## lane 3
Design multiply_n_divide_top, start of the top module:
module multiply_n_divide_top(clk, reset, a_in, b_in, m_d, start, result, ready);
Size in the first run: roughly 4100 cells after synthesis, roughly 210 flip-flops.
==> flow/config.mk <==
export PLATFORM = sky130hd
export DESIGN_NAME = multiply_n_divide_top
export DESIGN_NICKNAME = multiply_n_divide_top
export VERILOG_FILES = /design/flow/design.v
export SDC_FILE = /design/flow/constraint.sdc
export NUM_CORES = 4
export LEC_CHECK = 0
export ABC_AREA = 1
export CAP_MARGIN = 35
export CELL_PAD_IN_SITES_DETAIL_PLACEMENT = 2
export CELL_PAD_IN_SITES_GLOBAL_PLACEMENT = 1
export CORE_MARGIN = 10
export CORE_UTILIZATION = 40
export GPL_TIMING_DRIVEN = 0
export HOLD_SLACK_MARGIN = 0.26
export MAX_ROUTING_LAYER = met5
export PLACE_DENSITY_LB_ADDON = 0.2
export SETUP_SLACK_MARGIN = -0.0
export SLEW_MARGIN = 20
export TNS_END_PERCENT = 80
==> flow/constraint.sdc <==
create_clock -name core_clock -period 4.5 [get_ports {clk}]
set_input_delay 0.9000 -clock core_clock [delete_from_list [all_inputs] [get_ports {clk}]]
set_output_delay 0.9000 -clock core_clock [all_outputs]
set_load 0.01 [all_outputs]
run.sh (not shown) runs the stock make flow with config.mk's settings and CLKGATE_MAP_FILE=.
What ended lane 3 was a tool error in detailed placement (3_5_place_dp); the run never finished.
Edits applied to the flow inputs when going from lane 3 to lane 4:
- TNS_END_PERCENT: 80 -> unset
- CAP_MARGIN: 35 -> 20
- CORE_MARGIN: 10 -> 2
- CELL_PAD_IN_SITES_DETAIL_PLACEMENT: 2 -> unset
- PLACE_DENSITY: unset -> 0.41
- CELL_PAD_IN_SITES_GLOBAL_PLACEMENT: 1 -> unset
- CORE_UTILIZATION: 40 -> 69
- HOLD_SLACK_MARGIN: 0.26 -> unset
- ABC_AREA: 1 -> unset
- PLACE_DENSITY_LB_ADDON: 0.2 -> unset
- SETUP_SLACK_MARGIN: -0.0 -> unset
- MAX_ROUTING_LAYER: met5 -> unset
- GPL_TIMING_DRIVEN: 0 -> unset
- the clock period (ns, I/O delays scaled along): 4.5 -> 3.11
## What came out
Seen in the log of lane 4: GRT-0116 during global routing (5_1_grt), after which the run never completed.
Delta (lane 4 minus lane 3): count of library flops with an enable pin flat; post-synthesis share of cell area spent on full adders, half adders and majority gates up 1.8 points; complex-gate fraction of the synthesized area up 15 points.
Post-synthesis share of cell area spent on xor and xnor gates came out higher on lane 4 than on lane 3.
In the tables for lane 4 and lane 3, post-synthesis cell count from yosys reads higher with lane 3.
Average cell area after synthesis delta for lane 4 relative to lane 3: 2.2 sq um higher
Summary of lane 4 over lane 3: synthesized netlist cell count has decreased, simple-gate portion of the synthesized area has decreased.
| height of the die | lower: lane 4 |
Lane 3 has a higher synthesis area per yosys than lane 4.

---

The RTL this note starts from:
==> flow/design.v <==
module alu(alu_out, multiply_top_in, divide_top_in, multiplicand_or_divider_in, sel);  
    input [64:0] multiply_top_in;  
    input [64:0] divide_top_in;  
    input [64:0] multiplicand_or_divider_in;  
    input sel;  
    output [64:0] alu_out;  
    wire [64:0] sum;  
    wire [64:0] diff;  
    assign sum = multiplicand_or_divider_in + multiply_top_in;
    assign diff = divide_top_in - multiplicand_or_divider_in;
    assign alu_out = sel ? sum : diff;
endmodule
module control(clk, reset, start, m_d, data_in, alu_sel, ready, wr, initial_wr, sh_right, sh_left);  
    input clk, reset, start, m_d;  
    input [1:0] data_in;  
    output ready, wr, initial_wr, sh_right, sh_left, alu_sel;  
    wire ready_check;
    wire wr_check;
    wire initial_wr_check;
    wire sh_right_check;
    wire sh_left_check;
    wire mul_wr;
    wire div_wr;
    reg [1:0] state;
    reg [9:0] counter;
    always @(posedge clk) begin
        if (reset) begin  
            state <= 2'd0;
            counter <= 10'd0;
        end
        else begin  
            case (state)  
                2'b00: begin  
                    if (start == 1) state <= 2'b01;  
                end
                2'b01: begin  
                    counter <= 0;  
                    state <= 2'b10;  
                end
                2'b10: begin  
                    if (counter == 63) state <= 2'b00;  
                    counter <= counter + 1;  
                end
            endcase
        end
    end
    assign alu_sel = m_d;  
    assign mul_wr = data_in[0] && m_d;  
    assign div_wr = !(data_in[1] || m_d);  
    assign wr_check = (state == 2'b10) && (mul_wr || div_wr);  
    assign wr = wr_check ? 1 : 0;  
    assign initial_wr_check = (state == 2'b01);  
    assign initial_wr = initial_wr_check ? 1 : 0;  
    assign sh_right_check = (state == 2'b10) && m_d;  
    assign sh_right = sh_right_check ? 1 : 0;  
    assign sh_left_check = (state == 2'b10) && (!m_d);  
    assign sh_left = sh_left_check ? 1 : 0;  
    assign ready_check = (state == 2'b00);  
    assign ready = ready_check ? 1 : 0;  
endmodule
module multiplicand_n_divider_register(clk, reset, data_in, data_out);
    input [63:0] data_in;  
    input clk, reset;  
    output [63:0] data_out;  
    reg [63:0] mul_div_reg;  
    always @(posedge clk) begin
        if (reset)  
            mul_div_reg <= 64'd0;  
        else 
            mul_div_reg <= data_in;  
    end
    assign data_out = mul_div_reg;
endmodule
module result_register(clk, reset, data_in, wr, initial_data_in, initial_wr, sh_right, sh_left, result);
    input [64:0] data_in;  
    input [63:0] initial_data_in;  
    input clk, reset, wr, initial_wr, sh_right, sh_left;  
    output [128:0] result;  
    reg [128:0] result_reg;  
    always @(posedge clk) begin
        if (reset)  
            result_reg <= 129'd0;  
        else begin
            if (initial_wr == 1)  
                result_reg <= {65'd0, initial_data_in};  
            else begin
                if (wr && sh_right)  
                    result_reg <= {1'd0, data_in, result_reg[63:1]}; 
                else if (wr && sh_left)  
                    result_reg <= {data_in, result_reg[62:0], 1'b1};
                else if (sh_right)  
                    result_reg <= {1'd0, result_reg[128:1]};
                else if (sh_left)  
                    result_reg <= {result_reg[127:0], 1'b0};
            end
        end
    end
    assign result = result_reg;
endmodule
module multiply_n_divide_top(clk, reset, a_in, b_in, m_d, start, result, ready);
    input [63:0] a_in, b_in;  
    input clk, reset, start, m_d;  
    output ready;  
    output [128:0] result;  
    wire [63:0] mul_div_reg_out;  
    wire [64:0] alu_out;  
    wire [128:0] res_reg_out;  
    wire control_wr;  
    wire control_initial_wr;  
    wire control_sh_right;  
    wire control_alu_sel;  
    wire control_sh_left;  
    multiplicand_n_divider_register mndr1(
        .clk(clk),
        .reset(reset),
        .data_in(b_in),
        .data_out(mul_div_reg_out)
    );
    alu alu1(
        .multiply_top_in(res_reg_out[128:64]),
        .divide_top_in(res_reg_out[127:63]),
        .multiplicand_or_divider_in({1'b0,mul_div_reg_out}),
        .sel(control_alu_sel),
        .alu_out(alu_out)
    );
    result_register resr1(
        .clk(clk),
        .reset(reset),
        .data_in(alu_out),
        .wr(control_wr),
        .initial_data_in(a_in),
        .initial_wr(control_initial_wr),
        .sh_right(control_sh_right),
        .sh_left(control_sh_left),
        .result(res_reg_out)
    );
    control cu1(
        .clk(clk),
        .reset(reset),
        .start(start),
        .m_d(m_d),
        .data_in({alu_out[64], res_reg_out[0]}),
        .alu_sel(control_alu_sel),
        .ready(ready),
        .wr(control_wr),
        .initial_wr(control_initial_wr),
        .sh_right(control_sh_right),
        .sh_left(control_sh_left)
    );
    assign result = res_reg_out;
endmodule
make LEC_CHECK=0 CAP_MARGIN=20 CELL_PAD_IN_SITES_GLOBAL_PLACEMENT=1 CORE_ASPECT_RATIO=0.5 CORE_MARGIN=7 CORE_UTILIZATION=58 CTS_CLUSTER_DIAMETER=330 CTS_CLUSTER_SIZE=44 GPL_ROUTABILITY_DRIVEN=0 PLACE_DENSITY=0.42 SETUP_SLACK_MARGIN=-0.45 SLEW_MARGIN=20 TNS_END_PERCENT=20 finish   # period 4.5 ns
The first run aborted during 3_3_place_gp with GPL-0301.
Then changed:
==> flow/config.mk (replaced) <==
export PLATFORM = sky130hd
export DESIGN_NAME = multiply_n_divide_top
export DESIGN_NICKNAME = multiply_n_divide_top
export VERILOG_FILES = /design/flow/design.v
export SDC_FILE = /design/flow/constraint.sdc
export NUM_CORES = 4
export LEC_CHECK = 0
export CAP_MARGIN = 20
export CORE_MARGIN = 2
export CORE_UTILIZATION = 38
export SLEW_MARGIN = 20
==> flow/constraint.sdc (replaced) <==
create_clock -name core_clock -period 4.16 [get_ports {clk}]
set_input_delay 0.8320 -clock core_clock [delete_from_list [all_inputs] [get_ports {clk}]]
set_output_delay 0.8320 -clock core_clock [all_outputs]
set_load 0.01 [all_outputs]
This time the run produced a clean layout; die area climbs by a quarter to a third; synthesized area does not change; synthesized cell count stays the same.
Then changed:
--- a/flow/config.mk
+++ b/flow/config.mk
@@ -8,4 +8,7 @@
 export CAP_MARGIN = 20
 export CORE_MARGIN = 2
-export CORE_UTILIZATION = 38
+export CORE_UTILIZATION = 70
+export CTS_CLUSTER_DIAMETER = 355
+export CTS_CLUSTER_SIZE = 40
+export SETUP_SLACK_MARGIN = 0.67
 export SLEW_MARGIN = 20
==> flow/constraint.sdc (replaced) <==
create_clock -name core_clock -period 2.36 [get_ports {clk}]
set_input_delay 0.4720 -clock core_clock [delete_from_list [all_inputs] [get_ports {clk}]]
set_output_delay 0.4720 -clock core_clock [all_outputs]
set_load 0.01 [all_outputs]
=> With this change the flow aborted during 4_1_cts, error DPL-0038. Die area falls by 45%. Area after synthesis does not change. Synthesized cell count is unchanged.
Then changed:
--- a/flow/config.mk
+++ b/flow/config.mk
@@ -9,6 +9,5 @@
 export CORE_MARGIN = 2
 export CORE_UTILIZATION = 70
-export CTS_CLUSTER_DIAMETER = 355
-export CTS_CLUSTER_SIZE = 40
-export SETUP_SLACK_MARGIN = 0.67
+export CTS_CLUSTER_SIZE = 37
+export MAX_ROUTING_LAYER = met4
 export SLEW_MARGIN = 20
==> flow/constraint.sdc (replaced) <==
create_clock -name core_clock -period 3.54 [get_ports {clk}]
set_input_delay 0.7080 -clock core_clock [delete_from_list [all_inputs] [get_ports {clk}]]
set_output_delay 0.7080 -clock core_clock [all_outputs]
set_load 0.01 [all_outputs]
Outcome: With this change the flow reached the layout checks and failed them: negative setup slack. Area after synthesis does not change. Die area stays the same. Synthesized cell count stays the same.
